Setup of fjord:
Design LASER, start of the top module:
module LASER (
input CLK,
input RST,
input [3:0] X,
input [3:0] Y,
output reg [3:0] C1X,
output reg [3:0] C1Y,
output reg [3:0] C2X,
output reg [3:0] C2Y,
output reg DONE);
Size: ~1,400 cells after synthesis, roughly 430 flip-flops, ~27 I/O pins.
clock: 6.0 ns
lec_check: 0
abc_area: 0
cap_margin: 20
core_margin: 2
core_utilization: 71
cts_cluster_size: 98
gpl_timing_driven: 0
setup_slack_margin: 0.8
slew_margin: 20
run.sh (not shown) runs the stock make flow with config.mk's settings and CLKGATE_MAP_FILE=.
In fjord the implementation ran to completion but is not tape-out ready, as the final checks report setup timing.
--- input diff fjord..garnet ---
# fjord
export LEC_CHECK = 0
export ABC_AREA = 0
export CAP_MARGIN = 20
export CORE_MARGIN = 2
export CORE_UTILIZATION = 71
export CTS_CLUSTER_SIZE = 98
export GPL_TIMING_DRIVEN = 0
export SETUP_SLACK_MARGIN = 0.8
export SLEW_MARGIN = 20
create_clock -name core_clock -period 6.0 [get_ports {CLK}]
# garnet
export LEC_CHECK = 0
export ABC_AREA = 1
export CAP_MARGIN = 20
export CORE_MARGIN = 2
export CORE_UTILIZATION = 72
export CTS_CLUSTER_DIAMETER = 393
export SLEW_MARGIN = 20
create_clock -name core_clock -period 3.73 [get_ports {CLK}]
[summary]
- garnet: complete, dirty (setup timing)
- Relative to fjord, clock network fraction of design power has decreased by 1.3 points in garnet.
- As of garnet, combined area of all synthesized cells had risen by a few percent compared to fjord.
- Share of the cycle needed by the critical path after routing: garnet vs fjord up 31 points
Setup changes, garnet to harbor
# garnet
export LEC_CHECK = 0
export ABC_AREA = 1
export CAP_MARGIN = 20
export CORE_MARGIN = 2
export CORE_UTILIZATION = 72
export CTS_CLUSTER_DIAMETER = 393
export SLEW_MARGIN = 20
create_clock -name core_clock -period 3.73 [get_ports {CLK}]
# harbor
export LEC_CHECK = 0
export CAP_MARGIN = 20
export CORE_MARGIN = 2
export CORE_UTILIZATION = 40
export SLEW_MARGIN = 20
create_clock -name core_clock -period 5.86 [get_ports {CLK}]
garnet vs harbor, critical path startpoint: cnt[1]$_SDFF_PP0_ vs cnt[0]$_SDFF_PP0_
Lower combinational share of power among harbor and garnet: harbor
Comparing harbor and garnet, via count of the first global-routing pass is lower on harbor.
harbor: all stages complete, timing, DRC and antenna checks passed
Lower area used by multi-input combinational logic among harbor and garnet: harbor
#### Input delta (yarrow over harbor)
# harbor
export LEC_CHECK = 0
export CAP_MARGIN = 20
export CORE_MARGIN = 2
export CORE_UTILIZATION = 40
export SLEW_MARGIN = 20
create_clock -name core_clock -period 5.86 [get_ports {CLK}]
# yarrow
export LEC_CHECK = 0
export CAP_MARGIN = 20
export CORE_MARGIN = 2
export CORE_UTILIZATION = 22
export SLEW_MARGIN = 20
create_clock -name core_clock -period 5.86 [get_ports {CLK}]
Results
yarrow reached the final stage; the timing, DRC and antenna checks on its layout passed. As far as multiplexer fraction of the synthesized cell area goes, yarrow and harbor are indistinguishable; the numbers are identical. As of yarrow, final cell area excluding filler cells had risen slightly compared to harbor. Per the comparison of yarrow with harbor, global-route wire length before repair went up, global-route usage went down. STATUS maximum frequency: yarrow loses against harbor. Taking harbor as the reference, in yarrow starting DRC count in detailed routing shows a reduction of 135, share of power burned in combinational logic rose by 0.5 points, internal power component decreased by 0.22 mW relative to the old numbers, slew of the pin with the lowest slew margin went up 9.8 ps.

========
The RTL this note starts from:
==> flow/design.v <==
module LASER (
input CLK,
input RST,
input [3:0] X,
input [3:0] Y,
output reg [3:0] C1X,
output reg [3:0] C1Y,
output reg [3:0] C2X,
output reg [3:0] C2Y,
output reg DONE);
parameter LFSR_WIDTH = 10;
parameter [LFSR_WIDTH-1:0] threshold = 10'd150;
reg [LFSR_WIDTH-1:0] q;  
wire feedback;  
assign feedback = q[9] ^ q[6];
always @(posedge CLK) begin
    if (RST)
        q <= 10'h1;  
    else
        q <= {q[LFSR_WIDTH-2:0], feedback};  
end
wire [3:0] step;
assign step = (q[5])? 4'b0001: 4'b0010;   
reg [1:0] current_state;
reg [1:0] next_state;
parameter  INIT = 0;
parameter READ = 1;
parameter WALK = 2;
parameter OUTPUT = 3;
reg [5:0] cover_prev;  
reg [5:0] cover_current;  
reg [5:0] cover_max;  
reg [5:0] cnt;  
reg [3:0] corX [39:0];  
reg [3:0] corY [39:0];
reg [3:0] x1, y1, x2, y2;  
reg [3:0] tmpX1, tmpY1, tmpX2, tmpY2; 
reg [3:0] dx1, dy1, dx2, dy2;
reg [19:0] round;  
parameter MAX_ROUND = 20'd2000;
parameter [5:0] LAST = 6'd41;  
always @(posedge CLK) begin
  if (current_state == INIT) begin
    corX[cnt] <= X;
    corY[cnt] <= Y;
  end
  if (current_state == READ || next_state == READ) begin
    corX[cnt] <= X;
    corY[cnt] <= Y;
  end
end
always @(*) begin
  if (cnt == 6'd0 || cnt == LAST || next_state == READ || RST) begin
    dx1 = 4'd0; dy1 = 4'd0;
    dx2 = 4'd0; dy2 = 4'd0;
  end
  else if (next_state == WALK) begin
    dx1 = (tmpX1 > corX[cnt-6'd1])? tmpX1 - corX[cnt-6'd1] : corX[cnt-6'd1] - tmpX1;
    dy1 = (tmpY1 > corY[cnt-6'd1])? tmpY1 - corY[cnt-6'd1] : corY[cnt-6'd1] - tmpY1;
    dx2 = (tmpX2 > corX[cnt-6'd1])? tmpX2 - corX[cnt-6'd1] : corX[cnt-6'd1] - tmpX2;
    dy2 = (tmpY2 > corY[cnt-6'd1])? tmpY2 - corY[cnt-6'd1] : corY[cnt-6'd1] - tmpY2;
  end
  else begin
    dx1 = 4'd0; dy1 = 4'd0;
    dx2 = 4'd0; dy2 = 4'd0;
  end
end
always @(posedge CLK) begin
  if (RST)
    current_state <= INIT;
  else
    current_state <= next_state;
end
always @(*) begin
  case (current_state)
    INIT:
      next_state = (RST)? INIT: READ;
    READ:
      next_state = (cnt == 6'd39)? WALK: READ;
    WALK:  
      next_state = (round == MAX_ROUND)? OUTPUT: WALK;
    OUTPUT:
      next_state = INIT;
    default:
      next_state = INIT;
  endcase
end
always @(posedge CLK) begin
  if (RST)
    round <= 0;
  else if (current_state == OUTPUT)
    round <= 0;
  else if (current_state == WALK) begin
    if (cnt == LAST)
      round <= round + 1;
  end
end
always @(posedge CLK) begin
  if (RST) begin
    tmpX2 <= 4'd7; 
  end
  else if (current_state == OUTPUT) begin
    tmpX2 <= 4'd7;
  end
  else if (current_state == WALK && cnt == 6'd0) begin  
    if (q[5]) tmpX2 <= (x2+step < 16)? x2+step : 15; 
    else      tmpX2 <= (x2 > step) ? x2-step : 0;  
  end
end
always @(posedge CLK) begin
  if (RST) begin
    tmpY2 <= 4'd7;
  end
  else if (current_state == OUTPUT) begin
    tmpY2 <= 4'd7;
  end
  else if (current_state == WALK && cnt == 6'd0) begin  
    if (q[9]) tmpY2 <= (y2+step < 16)? y2+step : 15;
    else      tmpY2 <= (y2 > step)? y2-step : 0;  
  end
end
always @(posedge CLK) begin
  if (RST) begin
    tmpX1 <= 4'd7;
  end
  else if (current_state == OUTPUT) begin
    tmpX1 <= 4'd7;
  end
  else if (current_state == WALK && cnt == 6'd0) begin  
    if (q[0]) tmpX1 <= (x1+step < 16)? x1+step : 15;  
    else      tmpX1 <= (x1 > step)? x1-step : 0; 
  end
end
always @(posedge CLK) begin
  if (RST) begin
    tmpY1 <= 4'd7;
  end
  else if (current_state == OUTPUT) begin
    tmpY1 <= 4'd7;
  end
  else if (current_state == WALK && cnt == 6'd0) begin  
    if (q[3]) tmpY1 <= (y1+step < 16)? y1+step : 15; 
    else      tmpY1 <= (y1 > step)? y1-step : 0;  
  end
end
always @(posedge CLK) begin
  if (RST) begin
    x1 <= 4'd0; y1 <= 4'd0;
    x2 <= 4'd8; y2 <= 4'd8;
  end
  else if (current_state == OUTPUT) begin
    x1 <= 4'd0; y1 <= 4'd0;
    x2 <= 4'd8; y2 <= 4'd8;
  end
  else if (current_state == WALK) begin
    if (cnt == LAST) begin
      if(cover_current > cover_prev) begin
        x1 <= tmpX1; y1 <= tmpY1;
        x2 <= tmpX2; y2 <= tmpY2;
      end
      else begin  
        if (q < threshold) begin  
          x1 <= tmpX1; y1 <= tmpY1;
          x2 <= tmpX2; y2 <= tmpY2;
        end
      end
    end
  end
end
always @(posedge CLK) begin
  if (RST)
    cover_prev <= 6'd0;
  else if (current_state == OUTPUT)
    cover_prev <= 6'd0;
  else if (current_state == WALK) begin
    if(cnt == LAST) begin  
      if(cover_current > cover_prev)
        cover_prev <= cover_current;
      else begin  
        if (q < threshold)   
          cover_prev <= cover_current;
      end
    end
  end
end
always @(posedge CLK) begin
  if(RST)
    cover_current <= 6'd0;
  else if(next_state == OUTPUT)   
    cover_current <= 6'd0;
  else if(current_state == WALK) begin
    if(cnt > 0) begin
      if (cnt == LAST)
        cover_current <= 6'd0;
      else begin
        cover_current <= cover_current +
        ((dx1 + dy1 <= 4) || (dx1 == 3 && dy1 == 2) || (dx1 == 2 && dy1 == 3) ||
         (dx2 + dy2 <= 4) || (dx2 == 3 && dy2 == 2) || (dx2 == 2 && dy2 == 3));        
      end
    end
    else 
      cover_current <= 6'd0;
  end
  else
    cover_current <= 6'd0;
end
always @(posedge CLK) begin
  if(RST)
    cover_max <= 6'd0;
  else if(current_state == WALK) begin
    if(cnt == LAST) begin  
      if(cover_current > cover_max)
        cover_max <= cover_current;
    end
  end
  else if(current_state == OUTPUT)
    cover_max <= 0;
  else
    cover_max <= 0;
end
always @(posedge CLK) begin
  if (RST)
    cnt <= 0;
  else if (current_state == OUTPUT || next_state == OUTPUT)
    cnt <= 0;
  else if (next_state == READ)  
    cnt <= cnt + 1;
  else if (current_state == WALK) begin
      cnt <= (cnt == LAST)? 0: cnt+1;
  end
  else
    cnt <= 0;
end
always @(posedge CLK) begin
  if (RST) begin
    C1X <= 4'd7; C1Y <= 4'd7;
    C2X <= 4'd7; C2Y <= 4'd7;
  end
  else if (current_state == WALK) begin
    if(cnt == LAST) begin
      if(cover_current > cover_max) begin
        C1X <= tmpX1; C1Y <= tmpY1;
        C2X <= tmpX2; C2Y <= tmpY2;
      end
    end
  end
end
always @(posedge CLK) begin
  if(RST)
    DONE <= 1'b0;
  else if (next_state == OUTPUT)
    DONE <= 1'b1;
  else
    DONE <= 1'b0;
end
endmodule
clock: 4.34 ns
lec_check: 0
cap_margin: 20
core_margin: 2
core_utilization: 72
cts_cluster_size: 49
place_density_lb_addon: 0.0
setup_slack_margin: 1.27
slew_margin: 20
The first run reached the layout checks and failed them: negative setup slack.
Then changed:
CORE_UTILIZATION = 71   (was 72)
CTS_CLUSTER_SIZE = 24   (was 49)
PLACE_DENSITY_LB_ADDON = default   (was 0.0)
SETUP_SLACK_MARGIN = 0.83   (was 1.27)
clock period = 5.43 ns   (was 4.34 ns; I/O delays follow)
Outcome: The new run produced a layout that fails on negative setup slack. Wire length shrinks by roughly a tenth. Global-route usage shrinks by 0.84 points. Critical path depth shrinks by 1. Clock power shrinks by a quarter to a third. Non-clock buffer count shrinks by 58.
Power is estimated from default activity; no workload was simulated.
